== run A ==
Design buck_v1_0, start of the top module:
module buck_v1_0 #(
  parameter model_data_width = 25,
  parameter model_decimal_width = 16
)(
  input aclk, 
  input resetn, 
  input clock_enable,
  input pwm, 
  input signed [model_data_width-1:0] input_voltage,
  input signed [model_data_width-1:0] period_inductor,
  input signed [model_data_width-1:0] period_capacitor,
  input signed [model_data_width-1:0] inverse_resistor,
  output reg signed [model_data_width-1:0] inductor_current,
  output signed [model_data_width-1:0] capacitor_current,
  output signed [model_data_width-1:0] output_current,
  output reg signed [model_data_width-1:0] output_voltage  
);
Size: roughly 50 flip-flops, roughly 200 I/O pins, roughly 64000 sq um of cells after synthesis.
Settings: LEC_CHECK=0, ABC_AREA=0, CAP_MARGIN=0, CELL_PAD_IN_SITES_GLOBAL_PLACEMENT=0, CORE_MARGIN=2, CORE_UTILIZATION=71, CTS_CLUSTER_SIZE=45, GPL_ROUTABILITY_DRIVEN=1, MAX_ROUTING_LAYER=met4, MIN_ROUTING_LAYER=met1, PLACE_DENSITY=0.61, SETUP_SLACK_MARGIN=-1.27, SLEW_MARGIN=20, TNS_END_PERCENT=95; clock period 14.2 ns.
run.sh (not shown) runs the stock make flow with config.mk's settings and CLKGATE_MAP_FILE=.
Nothing crashed in run A and all stages finished; the problem is that the final layout failed, the offending checks being negative setup slack.
Here is what was changed in the inputs of run B compared with run A.
==> flow/config.mk <==
export PLATFORM = sky130hd
export DESIGN_NAME = buck_v1_0
export DESIGN_NICKNAME = buck_v1_0
export VERILOG_FILES = /design/flow/design.v
export SDC_FILE = /design/flow/constraint.sdc
export NUM_CORES = 4
export LEC_CHECK = 0
export ABC_AREA = 1
export CAP_MARGIN = 20
export CORE_MARGIN = 2
export CORE_UTILIZATION = 71
export CTS_CLUSTER_SIZE = 34
export HOLD_SLACK_MARGIN = 0.29
export MAX_ROUTING_LAYER = met4
export SLEW_MARGIN = 20
==> flow/constraint.sdc <==
create_clock -name core_clock -period 14.1 [get_ports {aclk}]
set_input_delay 2.8200 -clock core_clock [delete_from_list [all_inputs] [get_ports {aclk}]]
set_output_delay 2.8200 -clock core_clock [all_outputs]
set_load 0.01 [all_outputs]
[summary]
Nothing crashed in run B and all stages finished; the problem is that the final layout failed, the offending checks being negative setup slack. Compared with run A, run B shows number of logic gates that has gone up by more than 10%. Worst hold slack across all endpoints: run B higher than run A. For run B, the beginning of the critical path was inverse_resistor[8], unlike run A, where it was inverse_resistor[14]. Run A has a lower violation tally from detailed-route iteration zero than run B. Taking run A over run B, the routed wire length ratio works out to 0.68. Between run B and run A, global-route usage is lower for run A, run B comes in above that. Chip area estimate from yosys synthesis ends up higher on run B. Run A → run B: non-clock buffer count +20%; first-pass GRT wire length rose by 95000 microns.
Inputs modified between run B and run C:
-- flow/config.mk --
<<< run B, line 8
export ABC_AREA = 1
>>> run C, line 8
<<< run B, line 11
export CORE_UTILIZATION = 71
export CTS_CLUSTER_SIZE = 34
export HOLD_SLACK_MARGIN = 0.29
export MAX_ROUTING_LAYER = met4
>>> run C, line 10
export CORE_UTILIZATION = 65
==> flow/constraint.sdc <==
create_clock -name core_clock -period 25.4 [get_ports {aclk}]
set_input_delay 5.0800 -clock core_clock [delete_from_list [all_inputs] [get_ports {aclk}]]
set_output_delay 5.0800 -clock core_clock [all_outputs]
set_load 0.01 [all_outputs]
- Of the two values seen for highest routed metal layer, met4 was produced by run B and met5 by run C.
- Delta (run C minus run B): clock skew -0.0041 ns; register share of the cell area went up 0.23 points.
- Run C went all the way through the flow, and no timing, DRC or antenna check failed.
- Global-route wire length before repair was higher in the run labelled run B.

buck_v1_0 again, from the RTL that the note above started with.
clock: 14.1 ns
lec_check: 0
abc_area: 0
cap_margin: 15
core_margin: 2
core_utilization: 72
cts_cluster_diameter: 299
hold_slack_margin: 0.29
max_routing_layer: met4
setup_slack_margin: 3.66
slew_margin: 20
The baseline reached the layout checks and failed them: setup timing.
Rerun with:
- ABC_AREA: 0 -> default
- CAP_MARGIN: 15 -> 20
- CORE_UTILIZATION: 72 -> 71
- CTS_CLUSTER_DIAMETER: 299 -> 273
- CTS_CLUSTER_SIZE: default -> 34
- HOLD_SLACK_MARGIN: 0.29 -> default
Outcome: The new run completed and failed the layout checks on setup timing. Design area drops slightly. Register-to-register slack improved by 520 ps. Global-route usage drops by 0.71 points. Setup slack improved by 680 ps. Non-clock buffer count drops by 20. Routed wire length drops by a few percent.
Rerun with:
- CORE_UTILIZATION: 71 -> 11
- CTS_CLUSTER_DIAMETER: 273 -> default
- CTS_CLUSTER_SIZE: 34 -> default
- MAX_ROUTING_LAYER: met4 -> default
- SETUP_SLACK_MARGIN: 3.66 -> default
- clock period: 14.1 -> 42.3 ns (I/O delays scaled with it)
Result: Now the flow completed without violations; setup slack gets better by 19000 ps; synthesized area is unchanged; first-iteration DRC count shrinks by 35%; wire length grows by 15%.

buck_v1_0 again, from the RTL that the note above started with.
Settings: LEC_CHECK=0, ABC_AREA=1, CAP_MARGIN=20, CORE_MARGIN=2, CORE_UTILIZATION=68, CTS_CLUSTER_DIAMETER=372, CTS_CLUSTER_SIZE=98, PLACE_DENSITY=0.39, SLEW_MARGIN=20, TNS_END_PERCENT=30; clock period 16.4 ns.
The first run produced a layout that fails on setup timing.
Next try:
- ABC_AREA: 1 -> not set
- CORE_UTILIZATION: 68 -> 71
- CTS_CLUSTER_DIAMETER: 372 -> 271
- CTS_CLUSTER_SIZE: 98 -> 36
- PLACE_DENSITY: 0.39 -> not set
- TNS_END_PERCENT: 30 -> not set
- clock period: 16.4 -> 14.3 ns (I/O delays scaled with it)
Result: The new run completed and failed the layout checks on setup timing; wire length shrinks by 21%; core utilization grows by 1.9 points; clock skew stays flat; hold slack degrades by 0.060 ns; final area shrinks by 5.3%; worst setup slack degrades by 3.8 ns; via count shrinks by 16%; die size shrinks by 7.9%; synthesized cell count shrinks by 16%.
Next try:
- ABC_AREA: not set -> 1
- CORE_UTILIZATION: 71 -> 68
- CTS_CLUSTER_DIAMETER: 271 -> 382
- CTS_CLUSTER_SIZE: 36 -> 97
- PLACE_DENSITY: not set -> 0.37
- SETUP_SLACK_MARGIN: not set -> 3.13
- TNS_END_PERCENT: not set -> 20
The changed run finished but failed the layout checks on setup timing. Global-route usage came out higher by 5.9 points. Sequential share of layout area is about the same. First-iteration DRC count came out higher by 80%. Setup slack improved by 1.9 ns. Wire length came out higher by 27%. Flip-flop count is unchanged. Design area came out higher by 7.4%. Utilization came out lower by 0.56 points.
Next try:
- ABC_AREA: 1 -> not set
- CORE_UTILIZATION: 68 -> 71
- CTS_CLUSTER_DIAMETER: 382 -> 271
- CTS_CLUSTER_SIZE: 97 -> 36
- MAX_ROUTING_LAYER: not set -> met4
- PLACE_DENSITY: 0.37 -> not set
- SETUP_SLACK_MARGIN: 3.13 -> 4.12
- TNS_END_PERCENT: 20 -> not set
- The new run ran to the end with violations: setup timing
- cell area went down by about 5%
- wire length went down by about 19%
- via count went down by 16%
- register-to-register slack is worse by 2.0 ns
